// minimax
module minimax(
   opt, move,
   grid, column_counts, player, sw, clk
);
Size in the first run: roughly 3,600 cells after synthesis, about 220 flip-flops.
clock: 7.94 ns
lec_check: 0
abc_area: 0
cap_margin: 20
cell_pad_in_sites_detail_placement: 0
cell_pad_in_sites_global_placement: 0
core_aspect_ratio: 1.13
core_margin: 2
core_utilization: 58
cts_cluster_diameter: 51
cts_cluster_size: 51
gpl_timing_driven: 1
hold_slack_margin: 0.28
place_density_lb_addon: 0.03
slew_margin: 25
run.sh (not shown) runs the stock make flow with config.mk's settings and CLKGATE_MAP_FILE=.
The starting point ended with an error in global routing (5_1_grt).
Change:
ABC_AREA = unset   (was 0)
CELL_PAD_IN_SITES_DETAIL_PLACEMENT = unset   (was 0)
CELL_PAD_IN_SITES_GLOBAL_PLACEMENT = unset   (was 0)
CORE_ASPECT_RATIO = unset   (was 1.13)
CTS_CLUSTER_DIAMETER = unset   (was 51)
CTS_CLUSTER_SIZE = unset   (was 51)
GPL_TIMING_DRIVEN = unset   (was 1)
HOLD_SLACK_MARGIN = unset   (was 0.28)
PLACE_DENSITY_LB_ADDON = unset   (was 0.03)
SETUP_SLACK_MARGIN = -0.59   (was unset)
SLEW_MARGIN = 20   (was 25)
clock period = 10.6 ns   (was 7.94 ns; I/O delays follow)
Effect:
- The new run finished but failed the layout checks on setup timing
- die area stays flat
- synthesized area stays the same
- synthesized cell count does not change

---

Starting RTL as in the previous note.
clock: 8.08 ns
lec_check: 0
abc_area: 0
cap_margin: 20
cell_pad_in_sites_detail_placement: 2
core_aspect_ratio: 1.25
core_margin: 3
core_utilization: 49
cts_cluster_diameter: 295
hold_slack_margin: -0.03
min_routing_layer: met2
place_density_lb_addon: 0.13
slew_margin: 40
tns_end_percent: 95
The starting point aborted during detailed placement.
Change:
- ABC_AREA: 0 -> unset
- CELL_PAD_IN_SITES_DETAIL_PLACEMENT: 2 -> unset
- CORE_ASPECT_RATIO: 1.25 -> unset
- CORE_MARGIN: 3 -> 2
- CORE_UTILIZATION: 49 -> 58
- CTS_CLUSTER_DIAMETER: 295 -> unset
- CTS_CLUSTER_SIZE: unset -> 62
- HOLD_SLACK_MARGIN: -0.03 -> unset
- MIN_ROUTING_LAYER: met2 -> unset
- PLACE_DENSITY_LB_ADDON: 0.13 -> unset
- SLEW_MARGIN: 40 -> 20
- TNS_END_PERCENT: 95 -> unset
- clock period: 8.08 -> 8.56 ns (I/O delays scaled with it)
After rerunning:
- With this change the flow aborted during global routing, error GRT-0232
- die size shrinks by about a fifth
- synthesized cell count does not change
- area after synthesis does not change

---

== build 51 ==
minimax again, from the RTL that the note above started with.
export LEC_CHECK = 0
export CAP_MARGIN = 20
export CORE_MARGIN = 2
export CORE_UTILIZATION = 58
export CTS_CLUSTER_DIAMETER = 238
export SETUP_SLACK_MARGIN = -0.59
export SLEW_MARGIN = 20
export TNS_END_PERCENT = 5
create_clock -name core_clock -period 8.23 [get_ports {clk}]
Finished, but not clean: build 51, with negative setup slack.
Setup changes, build 51 to build 80
Settings: SETUP_SLACK_MARGIN: -0.59 -> unset; CORE_UTILIZATION: 58 -> 56; TNS_END_PERCENT: 5 -> unset; CTS_CLUSTER_DIAMETER: 238 -> unset; the clock period (ns, I/O delays scaled along): 8.23 -> 6.0.
Status: build 80 FAILED at global routing (5_1_grt) (tool error). As far as number of clock sinks seen by CTS is concerned, build 51 and build 80 perform about the same. Going from build 51 to build 80, total CTS buffers went up 1; synthesized area held. Lower number of buffers inserted to repair setup after CTS goes to build 51 over build 80. Build 80: floorplan die width higher than build 51. Build 51 -> build 80: last weighted congestion value of the routability-driven placer decreased by a few percent. Compared with build 51, build 80 shows core outline area that has gone up by a few percent.
--- input diff build 80..build 83 ---
Settings: an added CTS_CLUSTER_SIZE of 98; a change of CORE_UTILIZATION from 56 to 69; a change of the clock period (ns, I/O delays scaled along) from 6.0 to 7.33.
Notes after the runs:
Status: build 83 FAILED at clock tree synthesis (4_1_cts) (tool error)
Build 83 -> build 80: synthesized cell count delta 0, exact match
When build 83 is set beside build 80, its worst slack at placement turns out to be 0.85 ns larger.
Compared with build 80, build 83 shows chip width that has gone down by a little under 10%.
Comparing build 83 against build 80, there is no change at all in number of distinct standard cells referenced by the synthesized netlist.
Summary of build 83 over build 80: number of cell rows decreased 9, core utilization at floorplan increased 14 points, final weighted congestion of routability-driven global placement increased 9.3%, area enclosed by the die boundary decreased about 19%.

---

Setup of exp/maple:
minimax again, from the RTL that the note above started with.
Design minimax, start of the top module:
module minimax(
   opt, move,
   grid, column_counts, player, sw, clk
);
clock: 17.6 ns
lec_check: 0
abc_area: 1
cap_margin: 35
cell_pad_in_sites_detail_placement: 1
cell_pad_in_sites_global_placement: 1
core_margin: 2
core_utilization: 66
cts_cluster_diameter: 120
gpl_routability_driven: 1
min_routing_layer: met2
setup_slack_margin: -0.04
slew_margin: 30
What ended exp/maple was a tool error in 3_1_place_gp_skip_io; the run never finished.
The following lists how exp/delta was set up differently from exp/maple:
Settings: CELL_PAD_IN_SITES_GLOBAL_PLACEMENT no longer set, was 1; CORE_UTILIZATION now 65, was 66; TNS_END_PERCENT now 5, previously not set; MIN_ROUTING_LAYER no longer set, was met2; CTS_CLUSTER_DIAMETER no longer set, was 120; SETUP_SLACK_MARGIN no longer set, was -0.04; CELL_PAD_IN_SITES_DETAIL_PLACEMENT no longer set, was 1; CAP_MARGIN now 20, was 35; ABC_AREA no longer set, was 1; SLEW_MARGIN now 20, was 30; GPL_ROUTABILITY_DRIVEN no longer set, was 1; the clock period (ns, I/O delays scaled along) now 7.53, was 17.6.
### Flow results
exp/delta: width of the die higher than exp/maple
exp/maple and exp/delta: no clean run
exp/delta terminated abnormally: 5_1_grt reported GRT-0116.
Relative to exp/maple, synthesized-area fraction occupied by and/or/nand/nor cells has decreased by 14 points in exp/delta.
Summary — mean post-synth cell area, exp/delta relative to exp/maple: higher, by about 35%.
Comparing exp/maple and exp/delta, the higher proportion of synthesized area in mux cells was measured on exp/delta.
Share of the core filled by cells before placement: exp/delta vs exp/maple down 1.6 points
Xor and xnor area share after synthesis delta for exp/delta relative to exp/maple: 1.8 points higher
Comparing number of nets at floorplan for exp/maple and exp/delta, the smaller number came from exp/delta.
Between exp/maple and exp/delta, the flow reports floorplan row count increasing by a few percent.
Taking exp/maple as the reference, in exp/delta summed instance area of the synthesized netlist increased by 1300 sq um relative to the old numbers; die size increased by about 6% relative to the old numbers.
## Diff of input files: exp/lagoon against exp/delta
Settings: setting SETUP_SLACK_MARGIN to 1.38 for the first time; changing CORE_UTILIZATION from 65 to 58; changing the clock period (ns, I/O delays scaled along) from 7.53 to 6.0.
--- outcome ---
Each of exp/lagoon and exp/delta falls short of a clean finish. The run showing the greater die area is exp/lagoon. | width of the die | lower: exp/delta |. Comparing exp/lagoon and exp/delta, the higher minimum setup slack after placement is on exp/delta. When exp/lagoon is set beside exp/delta, its number of rows created at floorplan turns out to be about 5% larger. In exp/lagoon, the routability congestion estimate from global placement came out 8.0% below the value in exp/delta.
What exp/sierra does differently from exp/lagoon at the input level:
Settings: removing SETUP_SLACK_MARGIN (formerly 1.38); removing TNS_END_PERCENT (formerly 5); changing CORE_UTILIZATION from 58 to 40; changing the clock period (ns, I/O delays scaled along) from 6.0 to 14.1.
Notes after the runs:
- Compared exp/sierra against exp/lagoon; total standard cell area after synthesis within noise.
- Per the comparison of exp/sierra with exp/lagoon, cell total after placement fell by about 15%, chip area picked up an extra 44%, area share of fa/ha/maj cells after synthesis neither gained nor lost much, cell row count increased 21%.
- Of exp/lagoon and exp/sierra, only exp/lagoon never reached the final stage.

---

minimax again, from the RTL that the note above started with.
make LEC_CHECK=0 CAP_MARGIN=20 CELL_PAD_IN_SITES_GLOBAL_PLACEMENT=1 CORE_MARGIN=2 CORE_UTILIZATION=65 GPL_ROUTABILITY_DRIVEN=0 MIN_ROUTING_LAYER=met2 SETUP_SLACK_MARGIN=-0.04 SLEW_MARGIN=30 finish   # period 9.95 ns
The first run aborted during global placement without I/O with GPL-0301.
Next try:
Settings changed: CELL_PAD_IN_SITES_GLOBAL_PLACEMENT 1 to not set, CORE_UTILIZATION 65 to 51, CTS_CLUSTER_SIZE set to 62, GPL_ROUTABILITY_DRIVEN 0 to not set, MIN_ROUTING_LAYER met2 to not set, SETUP_SLACK_MARGIN -0.04 to not set, SLEW_MARGIN 30 to 20.
Clock period 9.95 ns to 8.56 ns, I/O delays scaled along.
Result: This time the run reached the layout checks and failed them: setup timing; synthesized cell count does not change; synthesized area does not change; die size came out higher by a quarter to a third.

---

== garnet ==
minimax again, from the RTL that the note above started with.
Settings: LEC_CHECK=0, ABC_AREA=0, CAP_MARGIN=30, CELL_PAD_IN_SITES_DETAIL_PLACEMENT=1, CELL_PAD_IN_SITES_GLOBAL_PLACEMENT=1, CORE_ASPECT_RATIO=0.72, CORE_MARGIN=7, CORE_UTILIZATION=25, CTS_CLUSTER_DIAMETER=205, GPL_ROUTABILITY_DRIVEN=0, GPL_TIMING_DRIVEN=1, HOLD_SLACK_MARGIN=-0.05, MIN_ROUTING_LAYER=met2, PLACE_DENSITY_LB_ADDON=0.14, SETUP_SLACK_MARGIN=0.55, SLEW_MARGIN=10; clock period 16.9 ns.
Inputs modified between garnet and juniper:
- CORE_UTILIZATION: 25 -> 15
- ABC_AREA: 0 -> 1
- CORE_MARGIN: 7 -> 2
- CAP_MARGIN: 30 -> 20
- CORE_ASPECT_RATIO: 0.72 -> 1.13
- HOLD_SLACK_MARGIN: -0.05 -> unset
- SETUP_SLACK_MARGIN: 0.55 -> 2.27
- GPL_ROUTABILITY_DRIVEN: 0 -> unset
- GPL_TIMING_DRIVEN: 1 -> 0
- the clock period (ns, I/O delays scaled along): 16.9 -> 9.33
## What came out
In juniper the implementation ran to completion but is not tape-out ready, as the final checks report setup timing. Looking at dominant non-sequential cell family after synthesis, the simple AND/OR/NAND/NOR gates result is from juniper; the AND-OR/OR-AND gates one comes from garnet. Critical path depth: juniper vs garnet up 18. The lower non-clock buffer count of garnet and juniper is in garnet. Going from garnet to juniper, wire length went up by 18%, wire length of the first global-routing pass went up 28000 um.
Setup changes, juniper to quartz
- swapping 2.27 for -0.04 in SETUP_SLACK_MARGIN
- clearing GPL_TIMING_DRIVEN, which used to be 0
- swapping 205 for 120 in CTS_CLUSTER_DIAMETER
- swapping 15 for 65 in CORE_UTILIZATION
- putting GPL_ROUTABILITY_DRIVEN at 0 where nothing was set
- clearing ABC_AREA, which used to be 1
- clearing PLACE_DENSITY_LB_ADDON, which used to be 0.14
- swapping 10 for 30 in SLEW_MARGIN
- clearing CORE_ASPECT_RATIO, which used to be 1.13
- swapping 9.33 for 17.6 in the clock period (ns, I/O delays scaled along)
Notes after the runs:
Comparing quartz and juniper, the lower distinct cell type count after synthesis is on juniper. quartz -> juniper: flip-flop and latch count after synthesis delta 0, exact match. Comparing quartz and juniper, the lower standard cell core area is on quartz. quartz: GRT-0116 in 5_1_grt -> run aborted. Relative to juniper, complex-gate fraction of the synthesized area has gone up in quartz. The number of placed cells counting well taps in quartz was lower than what juniper gave.
Input changes introduced in nickel (baseline for comparison: quartz):
- a deleted SETUP_SLACK_MARGIN that had been -0.04
- a change of SLEW_MARGIN from 30 to 20
- a deleted CELL_PAD_IN_SITES_DETAIL_PLACEMENT that had been 1
- a deleted CTS_CLUSTER_DIAMETER that had been 120
- a deleted MIN_ROUTING_LAYER that had been met2
- a deleted GPL_ROUTABILITY_DRIVEN that had been 0
- a deleted CELL_PAD_IN_SITES_GLOBAL_PLACEMENT that had been 1
- a change of CORE_UTILIZATION from 65 to 40
- a change of the clock period (ns, I/O delays scaled along) from 17.6 to 10.7
==> results <==
Among quartz and nickel, the run that stopped before the end is quartz, and it is the only one. nickel vs quartz: placeable core region up in nickel. nickel vs. quartz: number of cells upsized or downsized after cts climbed 26; fraction of synthesized cell area in xor and xnor cells barely changed.
